Setup of v28:
==> flow/design.v <==
module uart_rx
  #(parameter CLKS_PER_BIT = 104)
  (
   input        i_Clock,
   input        i_Rst,
   input        i_Rx_Serial,
   output reg [15:0] o_Rx_Byte,
  output reg square_wave,
  output reg pin1,
  output  reg pin2
  );
  parameter s_IDLE         = 3'b000;
  parameter s_RX_START_BIT = 3'b001;
  parameter s_RX_DATA_BITS = 3'b010;
  parameter s_RX_STOP_BIT  = 3'b011;
  parameter s_CLEANUP      = 3'b100;
  reg  [7:0] data_check;
  reg [7:0] first_8bit;
  reg [7:0] second_8bit;
  reg           r_Rx_Data_R;
  reg           r_Rx_Data;
  reg [15:0]     r_Clock_Count;
  reg [4:0]     r_Bit_Index;  
  reg [15:0]     r_Rx_Byte;
  reg [2:0]     r_SM_Main;
wire [60:0] distZ = 61'hFFFFFFFFFFFFFF;
reg [23:0] counter;
reg toggle;
reg toggle_n;
wire [23:0] store;
wire [15:0] distA;
reg [15:0] distB;
reg stop;
reg [15:0] rpm;
assign distA =40*distZ;
assign store = (rpm == 16'd0) ? 24'hFFFFFF : (18 * 100000)/ rpm;
  always @(posedge i_Clock)
    begin
    if (i_Rst)
    begin
      r_Rx_Data_R <= 1'b1;
      r_Rx_Data   <= 1'b1;
      o_Rx_Byte   <= 16'd0;
      rpm         <= 16'd0;
      counter     <= 24'd0;
      toggle      <= 1'b1;
      distB       <= 16'd0;
      stop        <= 1'b0;
      square_wave <= 1'b1;
      pin1        <= 1'b0;
      pin2        <= 1'b0;
    end
    else
    begin
      r_Rx_Data_R <= i_Rx_Serial;
      r_Rx_Data   <= i_Rx_Serial;
     o_Rx_Byte[15:8] <= second_8bit;
     o_Rx_Byte[7:0] <= first_8bit;
     rpm <= {second_8bit, first_8bit};
toggle_n = toggle;
if (stop==0)
begin
counter <= counter + 1;
if (counter >= store )
begin
toggle_n = ~toggle;
toggle <= toggle_n;
counter<=0;
if (second_8bit[7] == 0)
begin
pin1 <= 0;
pin2 <= 1;
end
else
begin
pin1 <= 1;
pin2 <= 0;
end
if (toggle_n==0)
begin
distB <= distB +1;
end
end
if (distB ==distA)
begin
stop <= 1;
end
else
begin
square_wave <= toggle_n;
end
end
end
end
always @(posedge i_Clock)
begin
    if (i_Rst)
    begin
      r_SM_Main     <= s_IDLE;
      r_Clock_Count <= 16'd0;
      r_Bit_Index   <= 5'd0;
      r_Rx_Byte     <= 16'd0;
      data_check    <= 8'h00;
      first_8bit    <= 8'h00;
      second_8bit   <= 8'h00;
    end
    else
      case (r_SM_Main)
        s_IDLE :
          begin
            r_Clock_Count <= 0;
            r_Bit_Index   <= 0;
            if (r_Rx_Data == 1'b0)           
              r_SM_Main <= s_RX_START_BIT;
            else
              r_SM_Main <= s_IDLE;
          end
        s_RX_START_BIT :
          begin
            if (r_Clock_Count == (CLKS_PER_BIT-1)/2)
              begin
                if (r_Rx_Data == 1'b0)
                  begin
                    r_Clock_Count <= 0;   
                    r_SM_Main     <= s_RX_DATA_BITS;
                  end
                else
                  r_SM_Main <= s_IDLE;
              end
            else
              begin
                r_Clock_Count <= r_Clock_Count + 1;
                r_SM_Main     <= s_RX_START_BIT;
              end
          end  
        s_RX_DATA_BITS :
          begin
            if (r_Clock_Count < CLKS_PER_BIT-1)
              begin
                r_Clock_Count <= r_Clock_Count + 1;
                r_SM_Main     <= s_RX_DATA_BITS;
              end
            else
              begin
                r_Clock_Count          <= 0;
                r_Rx_Byte[r_Bit_Index] <= r_Rx_Data;
                if (r_Bit_Index < 8)
                  begin
                    r_Bit_Index <= r_Bit_Index + 1;
                    r_SM_Main   <= s_RX_DATA_BITS;
                  end
                else
                  begin
						 if (data_check == 8'h01)
						 begin
                   first_8bit <= r_Rx_Byte[7:0];
						 data_check <= 8'h00;
						 end
						 if (data_check == 8'h00)
						 begin
					second_8bit <= r_Rx_Byte[7:0];
						 data_check <= 8'h01;
						 end
                    r_Bit_Index <= 0;
                    r_SM_Main   <= s_RX_STOP_BIT;
                  end
              end
          end  
        s_RX_STOP_BIT :
          begin
            if (r_Clock_Count < CLKS_PER_BIT-1)
              begin
                r_Clock_Count <= r_Clock_Count + 1;
                r_SM_Main     <= s_RX_STOP_BIT;
              end
            else
              begin
                r_Clock_Count <= 0;
                r_SM_Main     <= s_CLEANUP;
              end
          end  
        s_CLEANUP :
          begin
            r_SM_Main <= s_IDLE;
          end
        default :
          r_SM_Main <= s_IDLE;
      endcase
    end
endmodule  
export LEC_CHECK = 0
export CAP_MARGIN = 40
export CELL_PAD_IN_SITES_GLOBAL_PLACEMENT = 2
export CORE_ASPECT_RATIO = 0.62
export CORE_MARGIN = 2
export CORE_UTILIZATION = 54
export CTS_CLUSTER_DIAMETER = 355
export CTS_CLUSTER_SIZE = 69
export GPL_ROUTABILITY_DRIVEN = 1
export GPL_TIMING_DRIVEN = 1
export HOLD_SLACK_MARGIN = 0.01
export MAX_ROUTING_LAYER = met4
export MIN_ROUTING_LAYER = met1
export SETUP_SLACK_MARGIN = -0.97
export SLEW_MARGIN = 20
export TNS_END_PERCENT = 90
create_clock -name core_clock -period 72.5 [get_ports {i_Clock}]
run.sh (not shown) runs the stock make flow with config.mk's settings and CLKGATE_MAP_FILE=.
Flow for v28 halted at global placement without I/O, error code GPL-0301.
What v11 does differently from v28 at the input level:
Settings: clearing HOLD_SLACK_MARGIN, which used to be 0.01; clearing CTS_CLUSTER_DIAMETER, which used to be 355; clearing CTS_CLUSTER_SIZE, which used to be 69; swapping 40 for 20 in CAP_MARGIN; clearing GPL_ROUTABILITY_DRIVEN, which used to be 1; clearing CORE_ASPECT_RATIO, which used to be 0.62; clearing MIN_ROUTING_LAYER, which used to be met1; clearing GPL_TIMING_DRIVEN, which used to be 1; clearing SETUP_SLACK_MARGIN, which used to be -0.97; swapping 54 for 70 in CORE_UTILIZATION; clearing CELL_PAD_IN_SITES_GLOBAL_PLACEMENT, which used to be 2; clearing TNS_END_PERCENT, which used to be 90; clearing MAX_ROUTING_LAYER, which used to be met4; swapping 72.5 for 93.8 in the clock period (ns, I/O delays scaled along).
==> results <==
- v11 | stages: all done | timing, DRC, antenna: all pass
- Lower die area goes to v11 over v28.
- Re total cells reported by yosys after synthesis: no difference whatsoever between v11 and v28.
- Fraction of synthesized cell area in xor and xnor cells came out exactly the same in v28 and v11.
- Lower initial cell density of the core was reported by v28, not v11.
- Number of cell rows on v11 is up relative to v28.
- Looking at core footprint, v11 sits about 23% below v28.
- Delta (v11 minus v28): netlist area before placement saw little to no change, post-synthesis net count now sits at about the same level, die span in x now smaller.
> inputs changed (v11 -> v27)
Settings: CORE_ASPECT_RATIO now 1.19, previously not set; CORE_UTILIZATION now 21, was 70; the clock period (ns, I/O delays scaled along) now 100.0, was 93.8.
Notes after the runs:
Routed wire length: v27 and v11 compared, higher one is v27. Sort v27 and v11 by number of vias in the routed layout desc -> top: v11. Relative to v11, the highest attainable clock frequency of v27 is lower by 0.63 MHz.
#### Input delta (v51 over v27)
Settings: setting CTS_CLUSTER_SIZE to 98 for the first time; changing CORE_UTILIZATION from 21 to 39; setting TNS_END_PERCENT to 5 for the first time; setting CTS_CLUSTER_DIAMETER to 96 for the first time; setting GPL_TIMING_DRIVEN to 0 for the first time; changing CORE_ASPECT_RATIO from 1.19 to 0.5.
## What came out
v51 has completed all stages; timing, DRC and antenna checks passed.
Compared with v27, in v51 number of buffers and inverters on the critical path rose 31; area growth from synthesis to layout essentially unchanged; total routed wirelength held; area of the multi-input gates shows an increase of 380 um^2.
Wire length of the first global-routing pass in v51 is about 1.1% lower than in v27
Looking at utilization of the core after routing, v51 sits above v27.
### v51 -> v20
Settings: CTS_CLUSTER_SIZE: 98 -> unset; GPL_TIMING_DRIVEN: 0 -> unset; TNS_END_PERCENT: 5 -> unset; CORE_UTILIZATION: 39 -> 54; GPL_ROUTABILITY_DRIVEN: unset -> 0; CTS_CLUSTER_DIAMETER: 96 -> unset.
## What came out
Min placed cell count across v51 and v20: v20
v20 vs v51 on number of cells upsized or downsized after cts: v20 is the lower one.
v20 against v51: number of clock buffers in the layout up 2; design area down 0.0014 mm^2; clock period minus worst slack down 1590 ps.

---

// uart_rx: RTL as listed in full above, without the edits since
Settings: LEC_CHECK=0, ABC_AREA=1, CAP_MARGIN=20, CELL_PAD_IN_SITES_DETAIL_PLACEMENT=0, CORE_ASPECT_RATIO=0.64, CORE_MARGIN=2, CORE_UTILIZATION=72, CTS_CLUSTER_DIAMETER=242, GPL_ROUTABILITY_DRIVEN=0, GPL_TIMING_DRIVEN=1, HOLD_SLACK_MARGIN=-0.08, MAX_ROUTING_LAYER=met4, MIN_ROUTING_LAYER=met1, PLACE_DENSITY=0.35, SLEW_MARGIN=20; clock period 63.0 ns.
The starting point never finished: it broke off in 5_1_grt, error GRT-0232.
Next try:
CELL_PAD_IN_SITES_DETAIL_PLACEMENT = default   (was 0)
CORE_ASPECT_RATIO = default   (was 0.64)
CTS_CLUSTER_DIAMETER = default   (was 242)
CTS_CLUSTER_SIZE = 15   (was default)
GPL_TIMING_DRIVEN = default   (was 1)
HOLD_SLACK_MARGIN = default   (was -0.08)
MAX_ROUTING_LAYER = default   (was met4)
MIN_ROUTING_LAYER = default   (was met1)
PLACE_DENSITY = default   (was 0.35)
PLACE_DENSITY_LB_ADDON = 0.01   (was default)
SETUP_SLACK_MARGIN = -0.35   (was default)
clock period = 13.3 ns   (was 63.0 ns; I/O delays follow)
=> With this change the flow never finished: it broke off in 3_5_place_dp with DPL-0038; synthesized cell count stays the same; synthesized area is unchanged; die area stays flat.
Next try:
ABC_AREA = default   (was 1)
CORE_UTILIZATION = 58   (was 72)
CTS_CLUSTER_SIZE = default   (was 15)
GPL_ROUTABILITY_DRIVEN = default   (was 0)
PLACE_DENSITY_LB_ADDON = default   (was 0.01)
SETUP_SLACK_MARGIN = default   (was -0.35)
clock period = 52.1 ns   (was 13.3 ns; I/O delays follow)
What happened:
- Now the flow aborted during 5_1_grt with GRT-0116
- die size climbs by 27%
- area after synthesis increases by 3.2%
- synthesized cell count came out lower by 12%
Next try:
ABC_AREA = 1   (was default)
CORE_UTILIZATION = 72   (was 58)
clock period = 100.0 ns   (was 52.1 ns; I/O delays follow)
The new run passed the timing, design-rule and antenna checks.
Die area is lower by 22%.
Synthesized cell count rose by 14%.
Synthesized area fell by 3.1%.
